==> design.v <==
module instruction_decoder (
    input  logic [31:0] instr,
    output logic is_set_height,
    output logic is_set_weight,
    output logic is_calc_bmi,
    output logic is_calc_bmr,
    output logic [31:25] funct7,  
    output logic [31:20] imm,  
    output logic [24:20] rs2,    
    output logic [19:15] rs1,   
    output logic [11:7] rd  
);
    logic [6:0] opcode;
    assign opcode = instr[6:0];
    logic [14:12] w_h;
    assign w_h = instr[14:12];
    assign is_set_height = (opcode == 7'b0001011) & (w_h == 3'b000);
    assign is_set_weight = (opcode == 7'b0001011) & (w_h == 3'b001);
    assign is_calc_bmi   = (opcode == 7'b0001101);
    assign is_calc_bmr   = (opcode == 7'b0001110);
    assign imm = instr[31:20];
    assign rd = instr[11:7];
    assign rs2 = instr[24:20];
    assign rs1 = instr[19:15];
    assign funct7 = (is_calc_bmr)?instr[31:25]:7'b0;
endmodule
module memory (
    input  logic        clk,
    input  logic        reset,
    input  logic        we_height,
    input  logic        we_weight,
    input  logic [4:0]  user_index,
    input  logic [31:0] data_in,
    output logic [31:0] height_out,
    output logic [31:0] weight_out
);
    reg [31:0] mem_height [0:31];
    reg [31:0] mem_weight [0:31];
    always @(posedge clk or posedge reset) begin
         if (reset) begin
           for (int i = 0; i < 32; i++) begin
                mem_height[i] <= 32'd0;     
                mem_weight[i] <= 32'd0;      
            end
        end else begin
            if (we_height) mem_height[user_index] <= data_in;
            if (we_weight) mem_weight[user_index] <= data_in;
        end
    end
    assign height_out = mem_height[user_index];
    assign weight_out = mem_weight[user_index];
endmodule
module alu (
    input logic is_calc_bmi,
    input logic is_calc_bmr,
    input logic [31:0] height,   
    input logic [31:0] weight,   
    input logic [6:0] funct7,    
    output logic [31:0] result
);
    logic [31:0] bmi;
    logic [31:0] bmr;
    logic [31:0] height_mm;
    logic [31:0] height_m2;
    logic [31:0] weight_x10000;  
    logic [5:0] age;
    logic gender;  
    assign gender = funct7[6];
    assign age = funct7[5:0];
    always@(*)begin
        height_mm = height * 10;  
        height_m2 = (height_mm * height_mm) / 10000;  
        weight_x10000 = weight * 10000;
        bmi = 0;
        bmr = 0;
        if (is_calc_bmi) begin
            if (height_m2 != 0)
                bmi = weight_x10000 / height_m2;   
            else
                bmi = 0;
            result = bmi;
        end
        else if (is_calc_bmr) begin
            bmr = (10 * weight) + (625 * height / 100) - (5 * age);
            if (gender)
                bmr = bmr + 5;
            else
                bmr = bmr - 161;
            result = bmr;
        end
        else begin
            result = 0;   
        end
    end
endmodule
module top (
    input  logic        clk,
    input  logic        reset,
    input  logic [31:0] instr,
    output logic [31:0] result
);
    logic is_set_height;
    logic is_set_weight;
    logic is_calc_bmi;
    logic is_calc_bmr;
    logic [31:25] gender_age;
    logic [31:20] imm;  
    logic [24:20] rs2;    
    logic [19:15] rs1;   
    logic [11:7] rd;  
    logic [31:0] height_out;
    logic [31:0] weight_out;
    logic [31:0] alu_result;
    logic [4:0]  user_index;
    instruction_decoder u_decoder(.instr(instr),
        .is_set_height(is_set_height),
        .is_set_weight(is_set_weight),
        .is_calc_bmi(is_calc_bmi),
        .is_calc_bmr(is_calc_bmr),
        .funct7(gender_age),  
        .imm(imm),  
        .rs2(rs2),    
        .rs1(rs1),   
        .rd(rd)  
        );
    logic [31:0] imm_extended;
    assign imm_extended = {{20{imm[31]}}, imm};  
    assign user_index = (is_set_height | is_set_weight) ? rd : rs1;
    memory user_memory(.clk(clk),
        .reset(reset),
        .we_height(is_set_height),
        .we_weight(is_set_weight),
        .user_index(user_index),
        .data_in(imm_extended),
        .height_out(height_out),
        .weight_out(weight_out));
    alu health_alu (
        .is_calc_bmi(is_calc_bmi),
        .is_calc_bmr(is_calc_bmr),
        .height(height_out),
        .weight(weight_out),
        .funct7(gender_age),
        .result(alu_result)
    );
    always @(posedge clk or posedge reset) begin
        if (reset)
            result <= 32'd0;
        else
            result <= alu_result;
    end
endmodule
==> run.sh <==
#!/bin/bash
# the make line also repeats each setting of config.mk as NAME=value (left out here)
make -C /OpenROAD-flow-scripts/flow DESIGN_CONFIG=/design/flow/config.mk WORK_HOME=/design/flow/orfs CLKGATE_MAP_FILE= finish
==> config.mk <==
export PLATFORM = sky130hd
export DESIGN_NAME = top
export DESIGN_NICKNAME = top
export VERILOG_FILES = /design/flow/design.v
export SDC_FILE = /design/flow/constraint.sdc
export NUM_CORES = 4
export LEC_CHECK = 0
export CAP_MARGIN = 5
export CELL_PAD_IN_SITES_GLOBAL_PLACEMENT = 0
export CORE_MARGIN = 2
export CORE_UTILIZATION = 68
export CTS_CLUSTER_DIAMETER = 29
export MAX_ROUTING_LAYER = met5
export SLEW_MARGIN = 20
==> constraint.sdc <==
create_clock -name core_clock -period 171.0 [get_ports {clk}]
set_input_delay 34.2000 -clock core_clock [delete_from_list [all_inputs] [get_ports {clk}]]
set_output_delay 34.2000 -clock core_clock [all_outputs]
set_load 0.01 [all_outputs]
==> flow_summary.yaml, run 1 <==
# implementation run metrics
synth:
  enable_flop_cells: 0
  aoi_share_pct: 21.9
  ys_cells: 13100
  synthTopCellsByArea: "dfrtp_1 (18%), ha_1 (12%), mux2_2 (8.9%)"
  top_cells_by_count: "a21oi_1 (1093), ha_1 (1056), nor2_1 (1052)"
  synthMuxAreaShare_pct: 10.4
  syn_avg_cell_area_sq_um: 8.50
  ys_sh_simple_pct: 16.9
  xor_area_share_pct: 7.46
  synth_top_area_share_pct: 18.1
  synth_area_leader_cell: "dfrtp_1"
  synthArstFlopShare_pct: 100
  synth_flops: 800
  synth-main-ff-cell: "dfrtp_1"
  synthTopLogicFamily: "AND-OR/OR-AND gates"
  syn_area_sq_um: 111000
  ys_sh_adder_pct: 19.1
  synthDistinctLibCells: 189
  synthCells: 13100
  yosysWarnings: 5
  synth_top_cell_by_count: "a21oi_1"
  yosys_area_sq_um: 111000
  ys_seq_share_pct: 18.1
place:
  placed_area_sq_um: 145000
  globalplace.congestion: 1.15
  port_buffers: 65
  dp_hpwl_um: 366000
outcome:
  firstError: "[ERROR DPL-0033] detailed placement checks failed during check placement."
  outcome: "aborted with a tool error"
  stop_stage: "clock tree synthesis (4_1_cts)"
floorplanning:
  dieArea_sq_um: 166000
  fp.coreArea_sq_um: 162000
  die_x_um: 408
  die_y_um: 408
  pin_count: 66
  fp_util_pct: 68.3
  rows: 148
metrics by stage:
step,setup slack (ns),cells
after floorplan,-21.71,13100
after global placement,-15.79,18900
after detailed placement,-24.08,18900
==> run 2: changes to the inputs <==
Settings changed: ABC_AREA set to 1, CAP_MARGIN 5 to 20, CELL_PAD_IN_SITES_GLOBAL_PLACEMENT 0 to not set, CORE_UTILIZATION 68 to 58, CTS_CLUSTER_DIAMETER 29 to 211, MAX_ROUTING_LAYER met5 to not set, TNS_END_PERCENT set to 5.
Clock period 171.0 ns to 172.0 ns, I/O delays scaled along.
==> flow_summary.yaml, run 2 <==
# synthesis and place-and-route metrics
worst_hold_path:
  hold_end: "user_memory.mem_weight[0][7]"
  hold_class: "reg2reg"
  hold_depth: 2
  hold_path_startpoint: "user_memory.mem_weight[0][7]"
critical_path:
  r2r_cells: 814
  worstSetupEndpointType: "register"
  r2r-start: "user_memory.mem_height[24][4]"
  cp-start-kind: "primary input"
  crit_fanout: 32
  max_stage_delay_ns: 0.59
  worst-path-stages: 825
  cp_slowest_cell: "clkdlybuf4s50_1"
  crit_start: "instr[3]"
  rrSetupSlack_ns: 45.22
  crit_buf_inv: 150
  worstSetupPathType: "in2reg"
  regToRegEndpoint: "result[0]"
  critPathTopFamily: "simple AND/OR/NAND/NOR gates"
  worstPathRequired_ns: 172.65
  crit_end: "result[0]"
  cp_common_cell: "nand2_1"
  crit_arrival_ns: 162.69
synth:
  synth_top_area_share_pct: 16.4
  syn_avg_cell_area_sq_um: 6.81
  syn_area_sq_um: 122000
  yosys_area_sq_um: 122000
  ys_sh_simple_pct: 34.5
  ys_seq_share_pct: 16.4
  aoi_share_pct: 14.9
  synth_flops: 800
  enable_flop_cells: 0
  top_cells_by_count: "nand2_1 (4235), inv_1 (2306), o21ai_0 (1330)"
  ys_cells: 17900
  xor_area_share_pct: 5.79
  synthMuxAreaShare_pct: 0.0441
  synthTopLogicFamily: "simple AND/OR/NAND/NOR gates"
  synth_top_cell_by_count: "nand2_1"
  ys_sh_adder_pct: 17.3
  synth-main-ff-cell: "dfrtp_1"
  yosysWarnings: 5
  synthArstFlopShare_pct: 100
  synthTopCellsByArea: "dfrtp_1 (16%), nand2_1 (13%), ha_1 (11%)"
  synthDistinctLibCells: 109
  synth_area_leader_cell: "dfrtp_1"
  synthCells: 17900
floorplanning:
  fp_util_pct: 58.3
  dieArea_sq_um: 214000
  die_y_um: 463
  fp.coreArea_sq_um: 209000
  rows: 168
  die_x_um: 463
  pin_count: 66
job:
  log.warning_count: 53
  maxCapViolCount: 1
cells_and_area:
  regArea_sq_um: 20000
  fillers: 20300
  instances_no_fill: 21000
  comb_area_sq_um: 90000
  area_growth_pct: 6.91
  final_nets: 19600
detailed_routing:
  drc: 0
  post_drt_wl_per_cell_um: 21.1
  routed_wl_um: 443000
  ant_nets: 0
  viasPerCell: 5.89
  num_vias: 123000
  drt_first_pass_iters: 7
  drt_iter0_markers: 13000
sta:
  worst_pin_slew_ns: 1.61
  timing.final.crit_share_pct: 94.2
  finClkSkew_ns: 0.113
  finalSetupViolCount: 0
  clock.fmax_mhz: 6.17
  hold_viol: 0
  slew_headroom_pct: -8.26
  fin_tns_setup_ns: 0
  final.min_clock_period_ns: 162.04
  final-max-slew-violation-count: 5
cts:
  cts_max_path_buffers: 3
  clockRootBuffer: "clkbuf_16"
  htree_levels: 3
  clkSinkCount: 800
  cts_buffers: 83
  cts_tree: "done"
  worstSkewPairLatency_ns: 0.74
  path_clk_slew_ns: 0.06
place:
  dp_cells: 20700
  globalplace.congestion: 1.06
  port_buffers: 65
  dp_hpwl_um: 344000
global_routing:
  grt_pass1_wl_um: 675000
  antenna_found_initial: 19
  grt_pass1_vias: 116000
  overflow: 0
  grt_usage_pct: 39.8
  grt_max_degree: 157
outcome:
  so_faults: "max-capacitance violations, max-slew violations"
  outcome: "finished with violations"
## run 2: cell type report
class                   instances  area share, %
multi-input cells           14100           68.9
flip-flops and latches        800           15.3
inverters                    2530           7.51
repair buffers                529           3.31
well taps                    2805           2.69
clock buffers                 118           1.84
clock inverters                30          0.337
repair inverters                5         0.0278
diodes                         13         0.0249
## run 2: what timing repair did
action                                  in CTS  in global routing
endpoints found under the setup margin       2                  5
pin swaps                                    0                 38
setup buffers                                0                 71
resized                                     17                321
gates cloned                                 1                 19
hold endpoints to repair                     0                  0
hold buffers                                 0                  0
## run 2: routing by layer
metal  share of wire [%]  global-route usage, %
met1                  42                   54.8
met2                  43                   61.3
met3                  10                   7.43
met4                 4.8                   16.4
met5               0.030                      0
## run 2: per-stage QoR
step           hold slack (ns)  setup WS [ns]  cell area [sq um]  util (%)
6_report                 0.479           9.96             131000      62.3
2_1_floorplan            0.445          13.65             122000         -
4_1_cts                  0.481         0.0619             129000      61.4
3_5_place_dp             0.465          -3.01             126000      60.0
3_3_place_gp             0.457          -1.02             126000      60.0
5_1_grt                  0.500         -0.660             130000      62.3
==> run 3: changes to the inputs <==
Settings changed: ABC_AREA 1 to not set, CORE_ASPECT_RATIO set to 0.89, CORE_UTILIZATION 58 to 40, CTS_CLUSTER_DIAMETER 211 to 121, CTS_CLUSTER_SIZE set to 18, HOLD_SLACK_MARGIN set to -0.08, TNS_END_PERCENT 5 to not set.
Clock period 172.0 ns to 250.0 ns, I/O delays scaled along.
==> flow_summary.yaml, run 3 <==
# synthesis and place-and-route metrics
outcome:
  outcome: "no timing/DRC/antenna violations"
floorplanning:
  pin_count: 66
  rows: 182
  fp.coreArea_sq_um: 276000
  dieArea_sq_um: 281000
  fp_util_pct: 40.2
  die_y_um: 501
  die_x_um: 562
synth:
  top_cells_by_count: "a21oi_1 (1093), ha_1 (1056), nor2_1 (1052)"
  synthDistinctLibCells: 189
  ys_cells: 13100
  enable_flop_cells: 0
  synthArstFlopShare_pct: 100
  synthMuxAreaShare_pct: 10.4
  synth_area_leader_cell: "dfrtp_1"
  yosysWarnings: 5
  ys_sh_simple_pct: 16.9
  xor_area_share_pct: 7.46
  aoi_share_pct: 21.9
  ys_seq_share_pct: 18.1
  syn_area_sq_um: 111000
  synth_top_cell_by_count: "a21oi_1"
  yosys_area_sq_um: 111000
  synthTopCellsByArea: "dfrtp_1 (18%), ha_1 (12%), mux2_2 (8.9%)"
  synthTopLogicFamily: "AND-OR/OR-AND gates"
  synth_top_area_share_pct: 18.1
  synth-main-ff-cell: "dfrtp_1"
  ys_sh_adder_pct: 19.1
  synth_flops: 800
  synthCells: 13100
  syn_avg_cell_area_sq_um: 8.50
global_routing:
  grt_pass1_vias: 94600
  grt_max_degree: 123
  grt_pass1_wl_um: 606000
  grt_usage_pct: 27.7
  antenna_found_initial: 14
  overflow: 0
sta:
  worst_pin_slew_ns: 1.27
  finClkSkew_ns: 0.0436
  final-max-slew-violation-count: 0
  clock.fmax_mhz: 4.25
  finalSetupViolCount: 0
  timing.final.crit_share_pct: 94.1
  hold_viol: 0
  fin_ws_ns: 14.80
  final.min_clock_period_ns: 235.20
  slew_headroom_pct: 15.1
critical_path:
  crit_start: "instr[0]"
  crit_fanout: 49
  critPathTopFamily: "AND-OR/OR-AND gates"
  worst-path-stages: 942
  crit_buf_inv: 64
  max_stage_delay_ns: 0.62
  worstSetupEndpointType: "register"
  r2r-start: "user_memory.mem_height[8][2]"
  regToRegEndpoint: "result[0]"
  cp-start-kind: "primary input"
  crit_end: "result[0]"
  cp_slowest_cell: "clkdlybuf4s50_1"
  r2r_cells: 938
  rrSetupSlack_ns: 65.38
  cp_common_cell: "a21oi_1"
  crit_arrival_ns: 235.75
  worstPathRequired_ns: 250.55
  worstSetupPathType: "in2reg"
detailed_routing:
  drt_first_pass_iters: 6
  drc: 0
  ant_nets: 0
  viasPerCell: 6.10
  post_drt_wl_per_cell_um: 24.3
  routed_wl_um: 405000
  drt_iter0_markers: 11300
  num_vias: 101000
cts:
  cts_tree: "done"
  htree_levels: 2
  path_clk_slew_ns: 0.08
  clockRootBuffer: "clkbuf_16"
  cts_buffers: 54
  cts_max_path_buffers: 3
  worstSkewPairLatency_ns: 0.72
  clkSinkCount: 800
  cts_hold_buf: 0
worst_hold_path:
  hold_end: "user_memory.mem_weight[0][5]"
  hold_path_startpoint: "user_memory.mem_weight[0][5]"
  hold_depth: 1
  hold_class: "reg2reg"
place:
  globalplace.congestion: 0.991
  dp_hpwl_um: 306000
  port_buffers: 65
  pre_cts_slack_ns: -1.10
job:
  log.warning_count: 44
  maxCapViolCount: 0
cells_and_area:
  comb_area_sq_um: 85500
  regArea_sq_um: 20000
  final_nets: 14400
  area_growth_pct: 7.14
  fin_util_pct: 43.0
  fillers: 27600
==> run 3: what timing repair did <==
action                     in CTS  in global routing
gates cloned                    0                 14
hold endpoints to repair        0                  0
pin swaps                       0                 36
setup buffers                   0                 79
resized                         5                251
setup endpoints to repair       1                  5
==> run 3: metrics by stage <==
step / setup TNS, ns / instances / hold slack (ns) / cell area [sq um]
floorplan: 0 / 13100 / 0.469 / 111000
global placement: 0 / 16500 / 0.483 / 115000
detailed placement: -1.10 / 16500 / 0.486 / 115000
CTS: 0 / 16500 / 0.506 / 117000
global route: -0.248 / 16600 / 0.511 / 119000
finish: 0 / 16600 / 0.505 / 119000
==> run 3: area by class of cell <==
type | instances | share of cell area (%)
tap | 3680 | 3.88
inverter | 1069 | 3.52
multi-input combinational | 10700 | 72.0
sequential | 800 | 16.9
antenna | 2 | 0.00421
clock buffer | 55 | 1.14
timing repair buffer | 361 | 2.50
clock inverter | 11 | 0.127
timing repair inverter | 1 | 0.00421
==> run 3: metal layers <==
| layer | share of wire [%] | track usage, % | up-vias | routed length (um) |
|---|---|---|---|---|
| met3 | 9.2 | 4.63 | 486 | 37300 |
| met4 | 2.4 | 5.70 | 10 | 9750 |
| met1 | 48 | 42.7 | 49600 | 193000 |
| li1 | - | - | 47100 | - |
| met5 | 0.018 | 0 | - | 73 |
| met2 | 41 | 40.0 | 4279 | 165000 |
==> run 4: changes to the inputs <==
Settings changed: CORE_ASPECT_RATIO 0.89 to not set, CORE_UTILIZATION 40 to 64, CTS_CLUSTER_DIAMETER 121 to not set, CTS_CLUSTER_SIZE 18 to not set, HOLD_SLACK_MARGIN -0.08 to not set.
Clock period 250.0 ns to 184.0 ns, I/O delays scaled along.
==> flow_summary.yaml, run 4 <==
# implementation run metrics
outcome:
  outcome: "aborted with a tool error"
  stop_stage: "global routing (5_1_grt)"
  firstError: "[ERROR GRT-0116] Global routing finished with congestion. Check the congestion regions in the DRC Viewer."
synth:
  synthArstFlopShare_pct: 100
  synth_top_area_share_pct: 18.1
  synthCells: 13100
  top_cells_by_count: "a21oi_1 (1093), ha_1 (1056), nor2_1 (1052)"
  syn_avg_cell_area_sq_um: 8.50
  synth_top_cell_by_count: "a21oi_1"
  synth_flops: 800
  yosys_area_sq_um: 111000
  ys_cells: 13100
  yosysWarnings: 5
  enable_flop_cells: 0
  synthMuxAreaShare_pct: 10.4
  ys_sh_simple_pct: 16.9
  aoi_share_pct: 21.9
  synth_area_leader_cell: "dfrtp_1"
  ys_sh_adder_pct: 19.1
  synthTopCellsByArea: "dfrtp_1 (18%), ha_1 (12%), mux2_2 (8.9%)"
  synthDistinctLibCells: 189
  xor_area_share_pct: 7.46
  ys_seq_share_pct: 18.1
  synth-main-ff-cell: "dfrtp_1"
  syn_area_sq_um: 111000
  synthTopLogicFamily: "AND-OR/OR-AND gates"
floorplanning:
  rows: 152
  pin_count: 66
  die_y_um: 420
  fp_util_pct: 64.5
  fp.coreArea_sq_um: 172000
  die_x_um: 420
  dieArea_sq_um: 177000
cts:
  clkSinkCount: 800
  clockRootBuffer: "clkbuf_16"
  cts_max_path_buffers: 3
  cts_buffers: 78
  htree_levels: 3
  cts_hold_buf: 0
place:
  placed_area_sq_um: 146000
  dp_hpwl_um: 371000
  port_buffers: 65
  globalplace.congestion: 1.09
  dp_cells: 19100
global_routing:
  grt_usage_pct: 82.7
  overflow: 5639
-- run 4: per-stage QoR --
stage               setup TNS [ns]  worst slack [ns]
CTS                         -17.23             -8.17
detailed placement          -34.56            -13.25
floorplan                   -26.90            -11.31
global placement            -14.14             -7.17
-- run 4: routing by layer --
metal	GRT usage, %	GRT overflow
met1	82.7	1821
met2	97.6	1909
met3	70.1	1057
met4	78.5	752
met5	50.1	100
-- run 4: timing repair --
item	in CTS
buffers inserted	463
pin swaps	326
gates resized	344
endpoints found under the setup margin	4
gates cloned	7
==> run 5: changes to the inputs <==
Settings changed: CAP_MARGIN 20 to 35, CELL_PAD_IN_SITES_DETAIL_PLACEMENT set to 2, CELL_PAD_IN_SITES_GLOBAL_PLACEMENT set to 0, CORE_ASPECT_RATIO set to 0.79, CORE_UTILIZATION 64 to 43, CTS_CLUSTER_DIAMETER set to 399, MAX_ROUTING_LAYER set to met4, PLACE_DENSITY_LB_ADDON set to 0.07, SETUP_SLACK_MARGIN set to -1.6.
Clock period 184.0 ns to 143.0 ns, I/O delays scaled along.
==> flow_summary.yaml, run 5 <==
# implementation run metrics
floorplanning:
  die_y_um: 455
  rows: 165
  die_x_um: 575
  pin_count: 66
  fp_util_pct: 43.3
  dieArea_sq_um: 262000
  fp.coreArea_sq_um: 256000
synth:
  syn_area_sq_um: 111000
  synth-main-ff-cell: "dfrtp_1"
  yosysWarnings: 5
  enable_flop_cells: 0
  synthArstFlopShare_pct: 100
  syn_avg_cell_area_sq_um: 8.50
  xor_area_share_pct: 7.46
  yosys_area_sq_um: 111000
  ys_sh_adder_pct: 19.1
  synthTopLogicFamily: "AND-OR/OR-AND gates"
  ys_seq_share_pct: 18.1
  synth_flops: 800
  top_cells_by_count: "a21oi_1 (1093), ha_1 (1056), nor2_1 (1052)"
  synthMuxAreaShare_pct: 10.4
  aoi_share_pct: 21.9
  synthTopCellsByArea: "dfrtp_1 (18%), ha_1 (12%), mux2_2 (8.9%)"
  synthDistinctLibCells: 189
  synth_area_leader_cell: "dfrtp_1"
  synthCells: 13100
  synth_top_cell_by_count: "a21oi_1"
  synth_top_area_share_pct: 18.1
  ys_sh_simple_pct: 16.9
  ys_cells: 13100
place:
  port_buffers: 65
  globalplace.congestion: 1.05
outcome:
  stop_stage: "detailed placement (3_5_place_dp)"
  outcome: "aborted with a tool error"
  firstError: "[ERROR DPL-0033] detailed placement checks failed during check placement."
## run 5: through the flow
step              area, sq um  std cells  worst slack, ns  hold WS [ns]
global placement       150000      20500           -44.22         0.484
floorplan              114000      13100           -44.11         0.469
==> run 6: changes to the inputs <==
Settings changed: ABC_AREA set to 1, CAP_MARGIN 35 to 15, CELL_PAD_IN_SITES_DETAIL_PLACEMENT 2 to not set, CELL_PAD_IN_SITES_GLOBAL_PLACEMENT 0 to not set, CORE_ASPECT_RATIO 0.79 to not set, CORE_UTILIZATION 43 to 64, CTS_CLUSTER_DIAMETER 399 to 282, CTS_CLUSTER_SIZE set to 98, MAX_ROUTING_LAYER met4 to not set, PLACE_DENSITY set to 0.41, PLACE_DENSITY_LB_ADDON 0.07 to not set, SETUP_SLACK_MARGIN -1.6 to not set, TNS_END_PERCENT set to 15.
Clock period 143.0 ns to 104.0 ns, I/O delays scaled along.
==> flow_summary.yaml, run 6 <==
# implementation run metrics
place:
  dp_hpwl_um: 388000
  globalplace.congestion: 1.04
  port_buffers: 65
  pre_cts_slack_ns: -34.05
  dp_cells: 24900
cts:
  cts_hold_buf: 0
  htree_levels: 1
  clockRootBuffer: "clkbuf_16"
  cts_max_path_buffers: 3
  clkSinkCount: 800
  cts_buffers: 12
synth:
  synth_area_leader_cell: "dfrtp_1"
  aoi_share_pct: 14.9
  synth_top_cell_by_count: "nand2_1"
  synthCells: 17900
  ys_cells: 17900
  enable_flop_cells: 0
  synthTopLogicFamily: "simple AND/OR/NAND/NOR gates"
  top_cells_by_count: "nand2_1 (4235), inv_1 (2306), o21ai_0 (1330)"
  yosys_area_sq_um: 122000
  xor_area_share_pct: 5.79
  ys_sh_adder_pct: 17.3
  syn_area_sq_um: 122000
  synthDistinctLibCells: 109
  yosysWarnings: 5
  syn_avg_cell_area_sq_um: 6.81
  synthTopCellsByArea: "dfrtp_1 (16%), nand2_1 (13%), ha_1 (11%)"
  synthMuxAreaShare_pct: 0.0441
  synth_top_area_share_pct: 16.4
  ys_sh_simple_pct: 34.5
  synth-main-ff-cell: "dfrtp_1"
  synthArstFlopShare_pct: 100
  synth_flops: 800
  ys_seq_share_pct: 16.4
floorplanning:
  fp_util_pct: 64.3
  rows: 160
  die_x_um: 441
  pin_count: 66
  fp.coreArea_sq_um: 190000
  dieArea_sq_um: 194000
  die_y_um: 441
outcome:
  stop_stage: "global routing (5_1_grt)"
  outcome: "aborted with a tool error"
## run 6: per-stage QoR
stage / cell area (sq um) / TNS (ns)
floorplan: 124000 / -198.73
global placement: 161000 / -202.00
detailed placement: 161000 / -240.03
CTS: 165000 / -161.69
## run 6: timing repair
| item | 4_1_cts |
|---|---|
| pin swaps | 217 |
| setup buffers | 205 |
| gates cloned | 16 |
| setup endpoints to repair | 14 |
| endpoints found under the hold margin | 0 |
| gates resized | 443 |
==> run 7: changes to the inputs <==
Settings changed: ABC_AREA 1 to 0, CAP_MARGIN 15 to 20, CELL_PAD_IN_SITES_DETAIL_PLACEMENT set to 1, CELL_PAD_IN_SITES_GLOBAL_PLACEMENT set to 1, CORE_MARGIN 2 to 7, CORE_UTILIZATION 64 to 31, CTS_CLUSTER_DIAMETER 282 to 397, CTS_CLUSTER_SIZE 98 to 17, GPL_ROUTABILITY_DRIVEN set to 0, GPL_TIMING_DRIVEN set to 0, HOLD_SLACK_MARGIN set to 0.18, MAX_ROUTING_LAYER set to met4, MIN_ROUTING_LAYER set to met1, PLACE_DENSITY 0.41 to not set, SETUP_SLACK_MARGIN set to 1.37, TNS_END_PERCENT 15 to 45.
Clock period 104.0 ns to 250.0 ns, I/O delays scaled along.
==> flow_summary.yaml, run 7 <==
# synthesis and place-and-route metrics
outcome:
  outcome: "no timing/DRC/antenna violations"
critical_path:
  r2r_cells: 1040
  cp_common_cell: "a21oi_1"
  crit_buf_inv: 148
  rrSetupSlack_ns: 62.70
  cp_slowest_cell: "or4b_4"
  r2r-start: "user_memory.mem_height[11][0]"
  critPathTopFamily: "AND-OR/OR-AND gates"
  worstSetupEndpointType: "register"
  worstSetupPathType: "in2reg"
  crit_arrival_ns: 238.11
  worstPathRequired_ns: 250.56
  regToRegEndpoint: "result[0]"
  cp-start-kind: "primary input"
  crit_end: "result[0]"
  worst-path-stages: 1050
  crit_fanout: 22
  max_stage_delay_ns: 0.60
  crit_start: "instr[5]"
cts:
  cts_max_path_buffers: 3
  path_clk_slew_ns: 0.09
  worstSkewPairLatency_ns: 0.70
  clkSinkCount: 800
  htree_levels: 2
  cts_hold_buf: 0
  cts_buffers: 53
  clockRootBuffer: "clkbuf_16"
  cts_tree: "done"
synth:
  syn_avg_cell_area_sq_um: 8.50
  synthTopCellsByArea: "dfrtp_1 (18%), ha_1 (12%), mux2_2 (8.9%)"
  yosys_area_sq_um: 111000
  ys_sh_simple_pct: 16.9
  xor_area_share_pct: 7.46
  enable_flop_cells: 0
  synth_area_leader_cell: "dfrtp_1"
  synth_flops: 800
  synthCells: 13100
  top_cells_by_count: "a21oi_1 (1093), ha_1 (1056), nor2_1 (1052)"
  synthArstFlopShare_pct: 100
  yosysWarnings: 5
  synth_top_area_share_pct: 18.1
  synthDistinctLibCells: 189
  ys_seq_share_pct: 18.1
  synth-main-ff-cell: "dfrtp_1"
  aoi_share_pct: 21.9
  synth_top_cell_by_count: "a21oi_1"
  ys_sh_adder_pct: 19.1
  synthTopLogicFamily: "AND-OR/OR-AND gates"
  syn_area_sq_um: 111000
  ys_cells: 13100
  synthMuxAreaShare_pct: 10.4
floorplanning:
  fp_util_pct: 31.2
  rows: 219
  die_x_um: 612
  dieArea_sq_um: 375000
  pin_count: 66
  die_y_um: 612
  fp.coreArea_sq_um: 356000
cells_and_area:
  instances_no_fill: 18200
  fillers: 41900
  regArea_sq_um: 20000
  area_growth_pct: 13.9
  final_nets: 14900
  comb_area_sq_um: 86900
job:
  maxCapViolCount: 0
  log.warning_count: 41
place:
  dp_hpwl_um: 376000
  pre_cts_slack_ns: -37.59
  dp_cells: 17900
  port_buffers: 53
worst_hold_path:
  hold_end: "user_memory.mem_height[8][1]"
  hold_depth: 1
  hold_class: "reg2reg"
  hold_path_startpoint: "user_memory.mem_height[8][1]"
global_routing:
  grt_max_degree: 93
  antenna_found_initial: 32
  overflow: 0
  grt_usage_pct: 25.4
  grt_pass1_wl_um: 707000
  grt_pass1_vias: 106000
sta:
  final-max-slew-violation-count: 0
  rsz0062_at_grt: "false"
  timing.final.crit_share_pct: 95.0
  finClkSkew_ns: 0.0338
  final.min_clock_period_ns: 237.55
  fin_ws_ns: 12.45
  finalSetupViolCount: 0
  slew_headroom_pct: 20.7
  hold_viol: 0
  holdWs_ns: 0.506
  worst_pin_slew_ns: 1.16
  clock.fmax_mhz: 4.21
detailed_routing:
  routed_wl_um: 484000
  num_vias: 105000
  drt_first_pass_iters: 6
  viasPerCell: 5.74
  ant_nets: 0
  drt_iter0_markers: 7505
  drc: 0
  post_drt_wl_per_cell_um: 26.6
[run 7: what timing repair did]
action	4_1_cts	5_1_grt
resized	614	442
setup endpoints to repair	7	4
setup buffers	66	117
hold endpoints to repair	0	0
gates cloned	7	3
pin swaps	53	110
[run 7: layout make-up]
class / instances / share of cell area [%]
flip-flops and latches: 800 / 15.8
clock inverters: 2 / 0.0287
plain buffers: 541 / 3.08
multi-input cells: 10600 / 68.8
diodes: 25 / 0.0495
well taps: 4751 / 4.71
repair buffers: 322 / 3.11
inverters: 1069 / 3.30
clock buffers: 54 / 1.06
repair inverters: 1 / 0.0129
[run 7: layer usage]
metal,GRT usage [%],part of all wire [%],up-vias,wire length [um]
met5,-,0,-,0
met4,9.14,4.3,0,21100
met3,3.28,5.7,799,27800
met2,41.1,46,2878,223000
met1,32.7,44,53000,213000
li1,-,-,48000,-
[run 7: through the flow]
step                setup TNS [ns]  util (%)  area, sq um
detailed placement         -152.64      33.6       120000
global placement           -354.35      33.0       117000
CTS                              0      34.8       124000
finish                           0      35.5       126000
global route                     0      35.5       126000
floorplan                        0         -       111000
==> run 8: changes to the inputs <==
Settings changed: ABC_AREA 0 to not set, CELL_PAD_IN_SITES_DETAIL_PLACEMENT 1 to not set, CELL_PAD_IN_SITES_GLOBAL_PLACEMENT 1 to not set, CORE_MARGIN 7 to 2, CORE_UTILIZATION 31 to 59, CTS_CLUSTER_DIAMETER 397 to 221, CTS_CLUSTER_SIZE 17 to not set, GPL_ROUTABILITY_DRIVEN 0 to not set, GPL_TIMING_DRIVEN 0 to not set, HOLD_SLACK_MARGIN 0.18 to not set, MAX_ROUTING_LAYER met4 to not set, MIN_ROUTING_LAYER met1 to not set, SETUP_SLACK_MARGIN 1.37 to 5.0, TNS_END_PERCENT 45 to not set.
Clock period 250.0 ns to 201.0 ns, I/O delays scaled along.
==> flow_summary.yaml, run 8 <==
# synthesis and place-and-route metrics
floorplanning:
  dieArea_sq_um: 191000
  pin_count: 66
  fp_util_pct: 59.2
  rows: 159
  die_x_um: 438
  die_y_um: 438
  fp.coreArea_sq_um: 187000
global_routing:
  grt_usage_pct: 44.1
  overflow: 0
  grt_pass1_vias: 113000
  grt_max_degree: 199
  grt_pass1_wl_um: 658000
  antenna_found_initial: 22
synth:
  synthMuxAreaShare_pct: 10.4
  ys_seq_share_pct: 18.1
  synthDistinctLibCells: 189
  synth-main-ff-cell: "dfrtp_1"
  synth_top_area_share_pct: 18.1
  enable_flop_cells: 0
  yosysWarnings: 5
  syn_avg_cell_area_sq_um: 8.50
  synth_flops: 800
  synth_top_cell_by_count: "a21oi_1"
  aoi_share_pct: 21.9
  ys_cells: 13100
  syn_area_sq_um: 111000
  xor_area_share_pct: 7.46
  synthCells: 13100
  synthArstFlopShare_pct: 100
  yosys_area_sq_um: 111000
  ys_sh_simple_pct: 16.9
  synth_area_leader_cell: "dfrtp_1"
  top_cells_by_count: "a21oi_1 (1093), ha_1 (1056), nor2_1 (1052)"
  ys_sh_adder_pct: 19.1
  synthTopLogicFamily: "AND-OR/OR-AND gates"
  synthTopCellsByArea: "dfrtp_1 (18%), ha_1 (12%), mux2_2 (8.9%)"
detailed_routing:
  wl_met1_um: 162000
  wl_met2_um: 201000
  post_drt_wl_per_cell_um: 26.6
  routed_wl_um: 451000
  ant_nets: 0
  drc: 0
  drt_first_pass_iters: 9
  num_vias: 114000
  wl_met3_um: 45200
  top_layer: "met5"
  drt_iter0_markers: 11900
  viasPerCell: 6.72
critical_path:
  regToRegEndpoint: "result[0]"
  critPathTopFamily: "AND-OR/OR-AND gates"
  worstSetupPathType: "in2reg"
  max_stage_delay_ns: 0.77
  worst-path-stages: 950
  cp-start-kind: "primary input"
  r2r_cells: 947
  rrSetupSlack_ns: 44.35
  r2r-start: "user_memory.mem_height[11][0]"
  cp_common_cell: "a21oi_2"
  crit_fanout: 42
  crit_end: "result[0]"
  worstPathRequired_ns: 201.58
  crit_arrival_ns: 197.23
  worstSetupEndpointType: "register"
  cp_slowest_cell: "a222oi_1"
  crit_start: "instr[13]"
  crit_buf_inv: 80
cts:
  htree_levels: 3
  cts_max_path_buffers: 3
  cts_hold_buf: 0
  worstSkewPairLatency_ns: 0.72
  clkSinkCount: 800
  cts_tree: "done"
  clockRootBuffer: "clkbuf_16"
  cts_buffers: 82
  path_clk_slew_ns: 0.07
worst_hold_path:
  hold_class: "reg2reg"
  hold_depth: 1
  hold_end: "user_memory.mem_weight[16][8]"
  hold_path_startpoint: "user_memory.mem_weight[16][8]"
sta:
  final-max-slew-violation-count: 0
  timing.final.crit_share_pct: 97.8
  clock.fmax_mhz: 5.09
  finClkSkew_ns: 0.0439
  final.min_clock_period_ns: 196.64
  rsz0062_at_grt: "true"
  worst_pin_slew_ns: 1.43
  finalSetupViolCount: 0
  slew_headroom_pct: 4.40
  hold_viol: 0
place:
  dp_hpwl_um: 326000
  placed_area_sq_um: 122000
  globalplace.congestion: 1.07
  port_buffers: 65
  dp_cells: 16200
cells_and_area:
  instances_no_fill: 17000
  regArea_sq_um: 20000
  final_nets: 15900
  area_growth_pct: 22.0
  postLayoutCellArea_sq_um: 135000
  comb_area_sq_um: 90700
  fillers: 13800
job:
  log.warning_count: 57
  maxCapViolCount: 0
outcome:
  outcome: "no timing/DRC/antenna violations"
==> run 8: through the flow <==
stage | setup WS, ns | util, % | hold slack (ns) | TNS [ns]
2_1_floorplan | -0.769 | - | 0.469 | -0.769
3_3_place_gp | -0.105 | 65.1 | 0.482 | -0.105
3_5_place_dp | -3.35 | 65.2 | 0.489 | -5.14
4_1_cts | 5.00 | 69.0 | 0.504 | 0
5_1_grt | -3.91 | 72.3 | 0.513 | -6.08
6_report | 4.36 | 72.3 | 0.508 | 0
==> run 8: repair_timing <==
action / in CTS / in global routing
setup buffers: 308 / 314
pin swaps: 329 / 759
setup endpoints to repair: 3 / 4
resized: 443 / 785
gates cloned: 6 / 14
==> run 8: layout make-up <==
class	instances	share of cell area, %
Multi-Input combinational cell	10700	67.1
Sequential cell	800	14.8
Timing Repair Buffer	1803	10.8
Inverter	1069	3.06
Tap cell	2495	2.31
Clock buffer	118	1.75
Clock inverter	29	0.217
Antenna cell	10	0.0185
Timing Repair inverter	3	0.0148
==> run 8: layer usage <==
metal  up-vias  global-route usage [%]
met5         -                       0
met4        18                    33.7
met3      2154                    9.55
met2      6886                    70.6
met1     55100                    51.7
li1      50000                       -
==> run 9: changes to the inputs <==
Settings changed: CAP_MARGIN 20 to 30, CORE_ASPECT_RATIO set to 0.62, CORE_UTILIZATION 59 to 17, CTS_CLUSTER_DIAMETER 221 to 41, GPL_TIMING_DRIVEN set to 1, MAX_ROUTING_LAYER set to met5, PLACE_DENSITY_LB_ADDON set to 0.25, SETUP_SLACK_MARGIN 5.0 to not set, TNS_END_PERCENT set to 40.
Clock period 201.0 ns to 168.0 ns, I/O delays scaled along.
==> flow_summary.yaml, run 9 <==
# synthesis and place-and-route metrics
place:
  placed_area_sq_um: 158000
  pre_cts_slack_ns: -28.45
  dp_cells: 25900
  globalplace.congestion: 0.917
  port_buffers: 65
  dp_hpwl_um: 436000
synth:
  xor_area_share_pct: 7.46
  synth-main-ff-cell: "dfrtp_1"
  enable_flop_cells: 0
  syn_area_sq_um: 111000
  ys_seq_share_pct: 18.1
  synth_top_area_share_pct: 18.1
  yosys_area_sq_um: 111000
  synthArstFlopShare_pct: 100
  synth_top_cell_by_count: "a21oi_1"
  synthTopLogicFamily: "AND-OR/OR-AND gates"
  ys_sh_simple_pct: 16.9
  synthTopCellsByArea: "dfrtp_1 (18%), ha_1 (12%), mux2_2 (8.9%)"
  aoi_share_pct: 21.9
  syn_avg_cell_area_sq_um: 8.50
  synthCells: 13100
  synth_area_leader_cell: "dfrtp_1"
  synthMuxAreaShare_pct: 10.4
  synthDistinctLibCells: 189
  yosysWarnings: 5
  top_cells_by_count: "a21oi_1 (1093), ha_1 (1056), nor2_1 (1052)"
  synth_flops: 800
  ys_cells: 13100
  ys_sh_adder_pct: 19.1
sta:
  timing.final.crit_share_pct: 113
  final-max-slew-violation-count: 0
  rsz0062_at_grt: "true"
  slew_headroom_pct: 28.3
  finalSetupViolCount: 6
  worst_pin_slew_ns: 1.08
  clock.fmax_mhz: 5.28
  holdWs_ns: 0.499
  finClkSkew_ns: 0.0968
  fin_tns_setup_ns: -76.93
  hold_viol: 0
  fin_ws_ns: -21.48
  final.min_clock_period_ns: 189.48
global_routing:
  antenna_found_initial: 30
  grt_pass1_vias: 115000
  grt_pass1_wl_um: 792000
  overflow: 0
  grt_max_degree: 115
  grt_usage_pct: 15.8
worst_hold_path:
  hold_depth: 1
  hold_path_startpoint: "user_memory.mem_height[3][0]"
  hold_class: "reg2reg"
  hold_end: "user_memory.mem_height[3][0]"
detailed_routing:
  post_drt_wl_per_cell_um: 20.5
  drt_first_pass_iters: 6
  ant_nets: 0
  num_vias: 119000
  viasPerCell: 4.49
  drc: 0
  drt_iter0_markers: 10200
  routed_wl_um: 543000
cts:
  clkSinkCount: 800
  cts_buffers: 150
  path_clk_slew_ns: 0.05
  cts_max_path_buffers: 4
  clockRootBuffer: "clkbuf_16"
  cts_hold_buf: 0
  worstSkewPairLatency_ns: 0.81
  cts_tree: "done"
  htree_levels: 4
floorplanning:
  fp.coreArea_sq_um: 650000
  fp_util_pct: 17.1
  die_y_um: 640
  die_x_um: 1030
  pin_count: 66
  dieArea_sq_um: 659000
  rows: 233
critical_path:
  crit_start: "instr[6]"
  crit_arrival_ns: 190.14
  cp_slowest_cell: "nor4b_1"
  cp_common_cell: "a21oi_2"
  worstPathRequired_ns: 168.66
  regToRegEndpoint: "result[0]"
  crit_end: "result[0]"
  cp-start-kind: "primary input"
  max_stage_delay_ns: 0.62
  crit_buf_inv: 110
  worst-path-stages: 954
  rrSetupSlack_ns: 11.92
  crit_fanout: 21
  worstSetupEndpointType: "register"
  worstSetupPathType: "in2reg"
  critPathTopFamily: "AND-OR/OR-AND gates"
  r2r_cells: 953
  r2r-start: "user_memory.mem_height[8][2]"
cells_and_area:
  final_nets: 19200
  instances_no_fill: 26500
  fillers: 70400
  postLayoutCellArea_sq_um: 170000
  area_growth_pct: 53.0
outcome:
  so_faults: "negative setup slack"
  outcome: "finished with violations"
job:
  maxCapViolCount: 0
  log.warning_count: 47
==> run 9: cell type report <==
cell class                 instances  area [sq um]  area share [%]
timing repair buffer            5053         39400            23.2
antenna                            4          10.0         0.00590
inverter                        1069          4170            2.46
timing repair inverter             1          6.26         0.00369
multi-input combinational      10700         90000            53.0
sequential                       800         20000            11.8
clock inverter                    91          1230           0.725
tap                             8695         10900            6.41
clock buffer                     171          3990            2.35
==> run 9: what timing repair did <==
action                                  in CTS  in global routing
cloned                                       5                  5
endpoints found under the hold margin        0                  0
endpoints found under the setup margin       7                  8
gates resized                              229                576
pin swaps                                  142                567
buffers inserted                           142                187
==> run 9: per-layer routing <==
| layer | vias to the layer above | share of wire, % | wire, um | track usage [%] |
|---|---|---|---|---|
| met4 | 0 | 1.3 | 6810 | 1.67 |
| met1 | 58600 | 54 | 296000 | 26.2 |
| li1 | 56800 | - | - | - |
| met3 | 306 | 7.5 | 40800 | 2.84 |
| met5 | - | 0 | 0 | 0 |
| met2 | 3412 | 37 | 200000 | 20.9 |
==> run 9: through the flow <==
| step | utilization, % |
|---|---|
| after floorplan | - |
| final | 26.1 |
| after global routing | 26.1 |
| after CTS | 25.4 |
| after detailed placement | 24.3 |
| after global placement | 24.2 |
==> run 10: changes to the inputs <==
Settings changed: ABC_AREA set to 1, CAP_MARGIN 30 to 20, CORE_ASPECT_RATIO 0.62 to 1.72, CORE_UTILIZATION 17 to 66, CTS_CLUSTER_DIAMETER 41 to 211, GPL_TIMING_DRIVEN 1 to not set, MAX_ROUTING_LAYER met5 to not set, PLACE_DENSITY_LB_ADDON 0.25 to not set, TNS_END_PERCENT 40 to 5.
Clock period 168.0 ns to 139.0 ns, I/O delays scaled along.
==> flow_summary.yaml, run 10 <==
# implementation run metrics
synth:
  aoi_share_pct: 14.9
  syn_avg_cell_area_sq_um: 6.81
  yosys_area_sq_um: 122000
  synthTopLogicFamily: "simple AND/OR/NAND/NOR gates"
  ys_cells: 17900
  ys_seq_share_pct: 16.4
  enable_flop_cells: 0
  xor_area_share_pct: 5.79
  synth_area_leader_cell: "dfrtp_1"
  ys_sh_adder_pct: 17.3
  top_cells_by_count: "nand2_1 (4235), inv_1 (2306), o21ai_0 (1330)"
  synthArstFlopShare_pct: 100
  ys_sh_simple_pct: 34.5
  syn_area_sq_um: 122000
  synthDistinctLibCells: 109
  synth_top_area_share_pct: 16.4
  synth-main-ff-cell: "dfrtp_1"
  synthTopCellsByArea: "dfrtp_1 (16%), nand2_1 (13%), ha_1 (11%)"
  synthCells: 17900
  synthMuxAreaShare_pct: 0.0441
  synth_top_cell_by_count: "nand2_1"
  synth_flops: 800
  yosysWarnings: 5
floorplanning:
  fp.coreArea_sq_um: 184000
  fp_util_pct: 66.2
  pin_count: 66
  dieArea_sq_um: 189000
  die_x_um: 332
  rows: 207
  die_y_um: 568
cts:
  cts_max_path_buffers: 3
  clockRootBuffer: "clkbuf_16"
  htree_levels: 3
  cts_buffers: 74
  clkSinkCount: 800
outcome:
  firstError: "[ERROR GRT-0116] Global routing finished with congestion. Check the congestion regions in the DRC Viewer."
  outcome: "aborted with a tool error"
  stop_stage: "global routing (5_1_grt)"
global_routing:
  overflow: 3880
  grt_usage_pct: 88.8
place:
  port_buffers: 65
  dp_hpwl_um: 439000
  globalplace.congestion: 1.15
  dp_cells: 24700
## run 10: routing by layer
| layer | GRT overflow | global-route usage, % |
|---|---|---|
| met3 | 163 | 76.6 |
| met1 | 126 | 83.1 |
| met2 | 2309 | 104 |
| met5 | 29 | 51.8 |
| met4 | 1253 | 98.1 |
## run 10: what timing repair did
action                                  CTS
hold endpoints to repair                  0
gates cloned                             14
buffers inserted                        269
gates resized                           685
hold buffers                              0
pin swaps                               395
endpoints found under the setup margin    4
## run 10: per-stage QoR
step | worst slack [ns] | hold WS [ns] | instance area [sq um]
2_1_floorplan | -2.99 | 0.445 | 124000
3_3_place_gp | -4.77 | 0.460 | 160000
3_5_place_dp | -8.84 | 0.472 | 160000
4_1_cts | 0.00635 | 0.489 | 167000
==> run 11: changes to the inputs <==
Settings changed: ABC_AREA 1 to not set, CORE_ASPECT_RATIO 1.72 to not set, CTS_CLUSTER_DIAMETER 211 to 31.
Clock period 139.0 ns to 173.0 ns, I/O delays scaled along.
==> flow_summary.yaml, run 11 <==
# implementation run metrics
outcome:
  outcome: "aborted with a tool error"
  stop_stage: "global routing (5_1_grt)"
  firstError: "[ERROR GRT-0116] Global routing finished with congestion. Check the congestion regions in the DRC Viewer."
cts:
  clkSinkCount: 800
  cts_buffers: 147
  cts_max_path_buffers: 3
  htree_levels: 4
  clockRootBuffer: "clkbuf_16"
  cts_hold_buf: 0
floorplanning:
  pin_count: 66
  die_x_um: 414
  fp.coreArea_sq_um: 167000
  rows: 150
  dieArea_sq_um: 171000
  fp_util_pct: 66.4
  die_y_um: 414
synth:
  syn_avg_cell_area_sq_um: 8.50
  synth_top_area_share_pct: 18.1
  ys_sh_adder_pct: 19.1
  ys_seq_share_pct: 18.1
  synth-main-ff-cell: "dfrtp_1"
  synthTopLogicFamily: "AND-OR/OR-AND gates"
  synthMuxAreaShare_pct: 10.4
  synthDistinctLibCells: 189
  yosys_area_sq_um: 111000
  syn_area_sq_um: 111000
  synthTopCellsByArea: "dfrtp_1 (18%), ha_1 (12%), mux2_2 (8.9%)"
  synthCells: 13100
  top_cells_by_count: "a21oi_1 (1093), ha_1 (1056), nor2_1 (1052)"
  ys_sh_simple_pct: 16.9
  synthArstFlopShare_pct: 100
  synth_flops: 800
  xor_area_share_pct: 7.46
  enable_flop_cells: 0
  aoi_share_pct: 21.9
  yosysWarnings: 5
  synth_area_leader_cell: "dfrtp_1"
  ys_cells: 13100
  synth_top_cell_by_count: "a21oi_1"
place:
  globalplace.congestion: 1.08
  port_buffers: 65
  pre_cts_slack_ns: -25.12
  dp_hpwl_um: 357000
global_routing:
  overflow: 3563
  grt_usage_pct: 85.1
run 11: repair_timing:
| item | in CTS |
|---|---|
| buffers inserted | 197 |
| cloned | 5 |
| endpoints found under the setup margin | 6 |
| gates resized | 259 |
| pin swaps | 206 |
run 11: metrics by stage:
stage          instance area (sq um)  instances
4_1_cts                       152000      19400
2_1_floorplan                 113000      13100
3_5_place_dp                  144000      18900
3_3_place_gp                  144000      18900
run 11: metal layers:
metal	GRT usage, %	overflow
met1	84.4	460
met2	99.2	1849
met4	80.9	801
met3	73.6	402
met5	58.6	51
==> run 12: changes to the inputs <==
Settings changed: CORE_UTILIZATION 66 to 70, CTS_CLUSTER_DIAMETER 31 to not set, HOLD_SLACK_MARGIN set to -0.09, TNS_END_PERCENT 5 to not set.
Clock period 173.0 ns to 164.0 ns, I/O delays scaled along.
==> flow_summary.yaml, run 12 <==
# implementation run metrics
outcome:
  outcome: "aborted with a tool error"
  stop_stage: "clock tree synthesis (4_1_cts)"
  firstError: "[ERROR DPL-0033] detailed placement checks failed during check placement."
synth:
  syn_avg_cell_area_sq_um: 8.50
  enable_flop_cells: 0
  yosysWarnings: 5
  synthArstFlopShare_pct: 100
  ys_sh_adder_pct: 19.1
  syn_area_sq_um: 111000
  synth_flops: 800
  synthCells: 13100
  synthTopLogicFamily: "AND-OR/OR-AND gates"
  synthTopCellsByArea: "dfrtp_1 (18%), ha_1 (12%), mux2_2 (8.9%)"
  synth_top_area_share_pct: 18.1
  top_cells_by_count: "a21oi_1 (1093), ha_1 (1056), nor2_1 (1052)"
  synthMuxAreaShare_pct: 10.4
  ys_seq_share_pct: 18.1
  xor_area_share_pct: 7.46
  ys_sh_simple_pct: 16.9
  synth_top_cell_by_count: "a21oi_1"
  synth-main-ff-cell: "dfrtp_1"
  ys_cells: 13100
  aoi_share_pct: 21.9
  yosys_area_sq_um: 111000
  synth_area_leader_cell: "dfrtp_1"
  synthDistinctLibCells: 189
floorplanning:
  die_x_um: 402
  rows: 146
  pin_count: 66
  fp_util_pct: 70.3
  die_y_um: 402
  dieArea_sq_um: 162000
  fp.coreArea_sq_um: 158000
place:
  port_buffers: 65
  globalplace.congestion: 1.18
  dp_hpwl_um: 389000
-- run 12: stage by stage --
stage / hold WS [ns] / setup WS (ns) / std cells / instance area (sq um)
2_1_floorplan: 0.469 / -27.31 / 13100 / 114000
3_3_place_gp: 0.479 / -22.20 / 18800 / 145000
3_5_place_dp: 0.495 / -31.78 / 18800 / 145000
==> run 13: changes to the inputs <==
Settings changed: CELL_PAD_IN_SITES_GLOBAL_PLACEMENT set to 0, CORE_UTILIZATION 70 to 58, CTS_CLUSTER_DIAMETER set to 399, HOLD_SLACK_MARGIN -0.09 to not set, MAX_ROUTING_LAYER set to met5, PLACE_DENSITY_LB_ADDON set to 0.07, TNS_END_PERCENT set to 5.
Clock period 164.0 ns to 207.0 ns, I/O delays scaled along.
==> flow_summary.yaml, run 13 <==
# synthesis and place-and-route metrics
outcome:
  outcome: "no timing/DRC/antenna violations"
synth:
  synth_top_area_share_pct: 18.1
  ys_seq_share_pct: 18.1
  top_cells_by_count: "a21oi_1 (1093), ha_1 (1056), nor2_1 (1052)"
  synthTopCellsByArea: "dfrtp_1 (18%), ha_1 (12%), mux2_2 (8.9%)"
  synth-main-ff-cell: "dfrtp_1"
  enable_flop_cells: 0
  synthTopLogicFamily: "AND-OR/OR-AND gates"
  synthCells: 13100
  syn_avg_cell_area_sq_um: 8.50
  aoi_share_pct: 21.9
  ys_cells: 13100
  synth_top_cell_by_count: "a21oi_1"
  ys_sh_simple_pct: 16.9
  syn_area_sq_um: 111000
  yosys_area_sq_um: 111000
  synthArstFlopShare_pct: 100
  synth_area_leader_cell: "dfrtp_1"
  ys_sh_adder_pct: 19.1
  synthDistinctLibCells: 189
  yosysWarnings: 5
  synthMuxAreaShare_pct: 10.4
  xor_area_share_pct: 7.46
  synth_flops: 800
worst_hold_path:
  hold_end: "user_memory.mem_weight[30][0]"
  hold_path_startpoint: "user_memory.mem_weight[30][0]"
  hold_class: "reg2reg"
  hold_depth: 1
cts:
  worstSkewPairLatency_ns: 0.80
  cts_buffers: 84
  htree_levels: 3
  clockRootBuffer: "clkbuf_16"
  clkSinkCount: 800
  cts_tree: "done"
  cts_hold_buf: 0
  path_clk_slew_ns: 0.06
  cts_max_path_buffers: 3
critical_path:
  crit_fanout: 40
  max_stage_delay_ns: 0.60
  critPathTopFamily: "AND-OR/OR-AND gates"
  worstPathRequired_ns: 207.55
  r2r-start: "user_memory.mem_height[13][2]"
  regToRegEndpoint: "result[0]"
  worstSetupPathType: "in2reg"
  crit_arrival_ns: 202.09
  rrSetupSlack_ns: 46.92
  worst-path-stages: 942
  crit_end: "result[0]"
  crit_start: "instr[3]"
  crit_buf_inv: 72
  r2r_cells: 944
  cp_slowest_cell: "or4_4"
  cp-start-kind: "primary input"
  worstSetupEndpointType: "register"
  cp_common_cell: "a21oi_2"
detailed_routing:
  ant_nets: 0
  drc: 0
  drt_first_pass_iters: 9
  routed_wl_um: 439000
  num_vias: 111000
  viasPerCell: 6.71
  drt_iter0_markers: 11200
  post_drt_wl_per_cell_um: 26.6
sta:
  holdWs_ns: 0.508
  rsz0062_at_grt: "true"
  timing.final.crit_share_pct: 97.4
  finalSetupViolCount: 0
  clock.fmax_mhz: 4.96
  hold_viol: 0
  slew_headroom_pct: 16.6
  final-max-slew-violation-count: 0
  worst_pin_slew_ns: 1.25
  finClkSkew_ns: 0.114
  final.min_clock_period_ns: 201.54
floorplanning:
  die_y_um: 441
  dieArea_sq_um: 195000
  fp_util_pct: 58.4
  rows: 160
  fp.coreArea_sq_um: 190000
  pin_count: 66
  die_x_um: 441
cells_and_area:
  fin_util_pct: 68.3
  postLayoutCellArea_sq_um: 130000
  instances_no_fill: 16500
  final_nets: 15400
  area_growth_pct: 17.0
global_routing:
  antenna_found_initial: 18
  grt_pass1_vias: 107000
  grt_pass1_wl_um: 643000
  grt_usage_pct: 42.8
  grt_max_degree: 190
  overflow: 0
job:
  maxCapViolCount: 0
  log.warning_count: 51
place:
  globalplace.congestion: 1.05
  placed_area_sq_um: 119000
  dp_hpwl_um: 328000
  dp_cells: 15900
  port_buffers: 65
## run 13: routing by layer
metal | part of all wire (%) | up-vias | track usage, % | wire length (um)
met5 | 0.015 | - | 0 | 64
met4 | 8.7 | 10 | 31.1 | 38200
met3 | 9.6 | 1765 | 8.88 | 42000
met2 | 45 | 6110 | 68.1 | 196000
met1 | 37 | 53600 | 51.5 | 163000
li1 | - | 49000 | - | -
## run 13: through the flow
step / TNS (ns) / setup slack, ns
final: 0 / 5.46
after global routing: -5.00 / -3.35
after CTS: 0 / 0.00533
after detailed placement: -7.46 / -4.90
after global placement: -1.49 / -1.49
after floorplan: 0 / 0.0211
## run 13: cell type report
| class | count | area [sq um] |
|---|---|---|
| clock inverter | 28 | 467 |
| fill | 15200 | 60300 |
| timing repair inverter | 4 | 22.5 |
| multi-input combinational | 10700 | 89100 |
| antenna | 11 | 27.5 |
| tap | 2511 | 3140 |
| timing repair buffer | 1266 | 10300 |
| clock buffer | 123 | 2500 |
| inverter | 1069 | 4150 |
| sequential | 800 | 20000 |
## run 13: repair_timing
item / 4_1_cts / 5_1_grt
gates cloned: 6 / 16
setup buffers: 29 / 306
resized: 100 / 906
pin swaps: 20 / 554
setup endpoints to repair: 2 / 4
==> run 14: changes to the inputs <==
Settings changed: ABC_AREA set to 1, CAP_MARGIN 20 to 35, CELL_PAD_IN_SITES_DETAIL_PLACEMENT set to 1, CORE_ASPECT_RATIO set to 1.86, CORE_UTILIZATION 58 to 43, GPL_TIMING_DRIVEN set to 0, MAX_ROUTING_LAYER met5 to met4, SETUP_SLACK_MARGIN set to -1.6, TNS_END_PERCENT 5 to 80.
Clock period 207.0 ns to 143.0 ns, I/O delays scaled along.
==> flow_summary.yaml, run 14 <==
# synthesis and place-and-route metrics
outcome:
  outcome: "finished with violations"
  so_faults: "negative setup slack"
sta:
  finalSetupViolCount: 6
  fin_ws_ns: -13.42
  timing.final.crit_share_pct: 109
  final.min_clock_period_ns: 156.42
  clock.fmax_mhz: 6.39
  finClkSkew_ns: 0.0237
  slew_headroom_pct: 23.4
  worst_pin_slew_ns: 1.15
  rsz0062_at_grt: "true"
  final-max-slew-violation-count: 0
  hold_viol: 0
global_routing:
  grt_max_degree: 126
  overflow: 0
  grt_pass1_wl_um: 885000
  grt_pass1_vias: 143000
  grt_usage_pct: 42.2
  antenna_found_initial: 33
floorplanning:
  die_y_um: 731
  die_x_um: 395
  pin_count: 66
  dieArea_sq_um: 288000
  rows: 266
  fp.coreArea_sq_um: 282000
  fp_util_pct: 43.3
cts:
  clockRootBuffer: "clkbuf_16"
  clkSinkCount: 800
  worstSkewPairLatency_ns: 0.72
  path_clk_slew_ns: 0.06
  cts_tree: "done"
  cts_max_path_buffers: 3
  cts_buffers: 82
  htree_levels: 3
critical_path:
  crit_start: "instr[4]"
  worstPathRequired_ns: 143.61
  worstSetupPathType: "in2reg"
  rrSetupSlack_ns: 15.68
  regToRegEndpoint: "result[0]"
  worst-path-stages: 896
  cp-start-kind: "primary input"
  crit_end: "result[0]"
  cp_common_cell: "nand2_2"
  r2r_cells: 879
  crit_buf_inv: 207
  crit_arrival_ns: 157.03
  r2r-start: "user_memory.mem_height[31][4]"
  max_stage_delay_ns: 0.78
  critPathTopFamily: "simple AND/OR/NAND/NOR gates"
  cp_slowest_cell: "a211oi_4"
  crit_fanout: 19
  worstSetupEndpointType: "register"
detailed_routing:
  viasPerCell: 5.90
  ant_nets: 0
  drt_first_pass_iters: 7
  drt_iter0_markers: 7351
  routed_wl_um: 626000
  drc: 0
  post_drt_wl_per_cell_um: 27.2
  num_vias: 136000
place:
  dp_hpwl_um: 476000
  globalplace.congestion: 1.04
  placed_area_sq_um: 130000
  dp_cells: 21900
  port_buffers: 65
synth:
  synthTopCellsByArea: "dfrtp_1 (16%), nand2_1 (13%), ha_1 (11%)"
  yosysWarnings: 5
  synthTopLogicFamily: "simple AND/OR/NAND/NOR gates"
  syn_avg_cell_area_sq_um: 6.81
  synth_area_leader_cell: "dfrtp_1"
  ys_sh_adder_pct: 17.3
  synthCells: 17900
  ys_cells: 17900
  enable_flop_cells: 0
  xor_area_share_pct: 5.79
  aoi_share_pct: 14.9
  synthDistinctLibCells: 109
  synthArstFlopShare_pct: 100
  synthMuxAreaShare_pct: 0.0441
  ys_seq_share_pct: 16.4
  ys_sh_simple_pct: 34.5
  top_cells_by_count: "nand2_1 (4235), inv_1 (2306), o21ai_0 (1330)"
  syn_area_sq_um: 122000
  synth_flops: 800
  synth-main-ff-cell: "dfrtp_1"
  yosys_area_sq_um: 122000
  synth_top_area_share_pct: 16.4
  synth_top_cell_by_count: "nand2_1"
cells_and_area:
  fillers: 36400
  area_growth_pct: 23.5
  instances_no_fill: 23100
  postLayoutCellArea_sq_um: 151000
  final_nets: 20700
worst_hold_path:
  hold_path_startpoint: "user_memory.mem_height[26][0]"
  hold_depth: 2
  hold_class: "reg2reg"
  hold_end: "user_memory.mem_height[26][0]"
job:
  log.warning_count: 48
  maxCapViolCount: 0
-- run 14: area by class of cell --
cell class                 instances  area [sq um]  share of cell area, %
multi-input combinational      14100         98000                   65.0
sequential                       800         20000                   13.3
timing repair buffer            1186         10200                   6.78
inverter                        2530         10100                   6.71
buffer                           491          4830                   3.21
tap                             3752          4690                   3.11
clock buffer                     115          2340                   1.55
clock inverter                    35           415                  0.275
timing repair inverter            10           110                 0.0730
antenna                           30          75.1                 0.0498
-- run 14: layer usage --
metal / part of all wire, % / global-route usage [%]
met5: 0 / -
met4: 14 / 47.5
met3: 4.8 / 6.32
met2: 50 / 75.2
met1: 31 / 35.4
-- run 14: timing repair --
action,CTS,global route
setup endpoints to repair,14,8
cloned,20,10
gates resized,1222,967
hold endpoints to repair,0,0
hold buffers,0,0
pin swaps,426,629
buffers inserted,552,437
-- run 14: stage by stage --
step	setup slack (ns)	setup TNS, ns	hold WS [ns]	utilization (%)
after floorplan	-1.60	-2.00	0.445	-
final	-13.42	-44.02	0.485	53.4
after global placement	-46.94	-363.65	0.462	45.5
after CTS	-13.12	-41.28	0.488	50.6
after detailed placement	-46.80	-357.03	0.473	46.0
after global routing	-19.77	-81.76	0.501	53.4
